run 1:
// Circle_Area_Calculator
module Circle_Area_Calculator(clk, rst, radius, area);
  input wire clk, rst;
  input wire [31:0] radius;
  output reg [31:0] area;
  wire [31:0] Square_radius, Result;
  parameter Pi = 32'b01000000010010010000111111010000;
  FloatMultiplier_rounding FM0(.Multiplicand(radius), .Multiplier(radius), .Result(Square_radius));
  FloatMultiplier_rounding FM1(.Multiplicand(Square_radius), .Multiplier(Pi), .Result(Result));
  always @(posedge clk) begin
	if(rst) begin
		area[31:0] <= 1'b0;
	end else begin
		area[31:0] <= Result[31:0];
	end
  end
endmodule
Size in the first run: about 5000 cells after synthesis.
clock: 18.3 ns
lec_check: 0
abc_area: 1
cap_margin: 20
cell_pad_in_sites_detail_placement: 2
core_aspect_ratio: 1.71
core_margin: 2
core_utilization: 40
cts_cluster_size: 94
gpl_timing_driven: 1
max_routing_layer: met4
min_routing_layer: met2
setup_slack_margin: 2.1
slew_margin: 35
run.sh (not shown) runs the stock make flow with config.mk's settings and CLKGATE_MAP_FILE=.
Run 1 never completed, since it errored out during detailed placement.
### run 1 -> run 2
# run 1
export LEC_CHECK = 0
export ABC_AREA = 1
export CAP_MARGIN = 20
export CELL_PAD_IN_SITES_DETAIL_PLACEMENT = 2
export CORE_ASPECT_RATIO = 1.71
export CORE_MARGIN = 2
export CORE_UTILIZATION = 40
export CTS_CLUSTER_SIZE = 94
export GPL_TIMING_DRIVEN = 1
export MAX_ROUTING_LAYER = met4
export MIN_ROUTING_LAYER = met2
export SETUP_SLACK_MARGIN = 2.1
export SLEW_MARGIN = 35
create_clock -name core_clock -period 18.3 [get_ports {clk}]
# run 2
export LEC_CHECK = 0
export CAP_MARGIN = 20
export CELL_PAD_IN_SITES_DETAIL_PLACEMENT = 0
export CORE_ASPECT_RATIO = 1.71
export CORE_MARGIN = 2
export CORE_UTILIZATION = 40
export CTS_CLUSTER_SIZE = 94
export GPL_TIMING_DRIVEN = 1
export MAX_ROUTING_LAYER = met4
export MIN_ROUTING_LAYER = met2
export SETUP_SLACK_MARGIN = 2.1
export SLEW_MARGIN = 35
create_clock -name core_clock -period 18.3 [get_ports {clk}]
Results
What the final checks of run 2 revealed, after a flow that finished every stage, was a layout that fails on negative setup slack.
Min share of synthesized cell area in and-or and or-and compound cells across run 2 and run 1: run 1
Relative to run 1, die outline area decreased by 440 um2 in run 2.
Run 2 ended with less synthesized area than run 1.
In run 2 relative to run 1, synthesized chip area reported by yosys had gone down slightly.
Synthesized cell count: run 2 and run 1 compared, higher one is run 1
For portion of the post-synthesis area used by sequential elements, run 1 and run 2 come out practically identical.
Here is what was changed in the inputs of run 3 compared with run 2.
# run 2
export LEC_CHECK = 0
export CAP_MARGIN = 20
export CELL_PAD_IN_SITES_DETAIL_PLACEMENT = 0
export CORE_ASPECT_RATIO = 1.71
export CORE_MARGIN = 2
export CORE_UTILIZATION = 40
export CTS_CLUSTER_SIZE = 94
export GPL_TIMING_DRIVEN = 1
export MAX_ROUTING_LAYER = met4
export MIN_ROUTING_LAYER = met2
export SETUP_SLACK_MARGIN = 2.1
export SLEW_MARGIN = 35
create_clock -name core_clock -period 18.3 [get_ports {clk}]
# run 3
export LEC_CHECK = 0
export ABC_AREA = 1
export CAP_MARGIN = 20
export CELL_PAD_IN_SITES_DETAIL_PLACEMENT = 0
export CORE_ASPECT_RATIO = 1.07
export CORE_MARGIN = 2
export CORE_UTILIZATION = 40
export CTS_CLUSTER_SIZE = 94
export GPL_TIMING_DRIVEN = 1
export MAX_ROUTING_LAYER = met4
export MIN_ROUTING_LAYER = met2
export SETUP_SLACK_MARGIN = 2.1
export SLEW_MARGIN = 35
create_clock -name core_clock -period 18.3 [get_ports {clk}]
[summary]
Re critical path data arrival time: run 2 was higher than run 3.
In the flow results for run 3 and run 2, the inverter count is larger on run 3.
Run 3 vs run 2: final cycle utilization of the critical path down in run 3
Against run 2, run 3 comes in 48 lower on non-clock buffer count.
To summarise run 3: no stage aborted, but the layout did not pass its checks, failing on design-rule violations, negative setup slack.
Modified inputs, run 4 compared to run 3
# run 3
export LEC_CHECK = 0
export ABC_AREA = 1
export CAP_MARGIN = 20
export CELL_PAD_IN_SITES_DETAIL_PLACEMENT = 0
export CORE_ASPECT_RATIO = 1.07
export CORE_MARGIN = 2
export CORE_UTILIZATION = 40
export CTS_CLUSTER_SIZE = 94
export GPL_TIMING_DRIVEN = 1
export MAX_ROUTING_LAYER = met4
export MIN_ROUTING_LAYER = met2
export SETUP_SLACK_MARGIN = 2.1
export SLEW_MARGIN = 35
create_clock -name core_clock -period 18.3 [get_ports {clk}]
# run 4
export LEC_CHECK = 0
export CAP_MARGIN = 20
export CORE_MARGIN = 2
export CORE_UTILIZATION = 40
export SETUP_SLACK_MARGIN = 2.34
export SLEW_MARGIN = 20
create_clock -name core_clock -period 29.0 [get_ports {clk}]
==> comparison <==
Both conditions hold for run 4: the flow ran to the end and the final layout passed the timing, DRC and antenna checks.
Run 3 finished every stage; the final checks, however, were not passed, the failures being design-rule violations, negative setup slack.
Re number of cell instances after yosys synthesis: run 4 is 748 down on run 3.
Growth of design area from synthesis to finish: lower on run 4
Comparing run 4 and run 3, number of stages on the worst setup path is lower on run 4.
[inputs] run 5 vs run 4
# run 4
export LEC_CHECK = 0
export CAP_MARGIN = 20
export CORE_MARGIN = 2
export CORE_UTILIZATION = 40
export SETUP_SLACK_MARGIN = 2.34
export SLEW_MARGIN = 20
create_clock -name core_clock -period 29.0 [get_ports {clk}]
# run 5
export LEC_CHECK = 0
export ABC_AREA = 1
export CAP_MARGIN = 20
export CORE_MARGIN = 2
export CORE_UTILIZATION = 72
export SLEW_MARGIN = 20
create_clock -name core_clock -period 17.2 [get_ports {clk}]
## What came out
Run 5 did not make it past detailed placement, where a tool error ended it.
Going from run 4 to run 5, mean cell area of the mapped netlist shrank by more than 10%.
Fraction of synthesized area in multiplexers: run 5 < run 4
Diff run 4 -> run 5: cell total in the yosys stat output grew by 17%, post-synthesis async set-or-reset flop share essentially unchanged, netlist area before placement +0.54%, die boundary height went down about 25%, routability congestion estimate went up by 0.094.
Note that the tally of unique sky130hd cells used after synthesis recorded for run 5 amounts to 0.65 times the value seen in run 4.
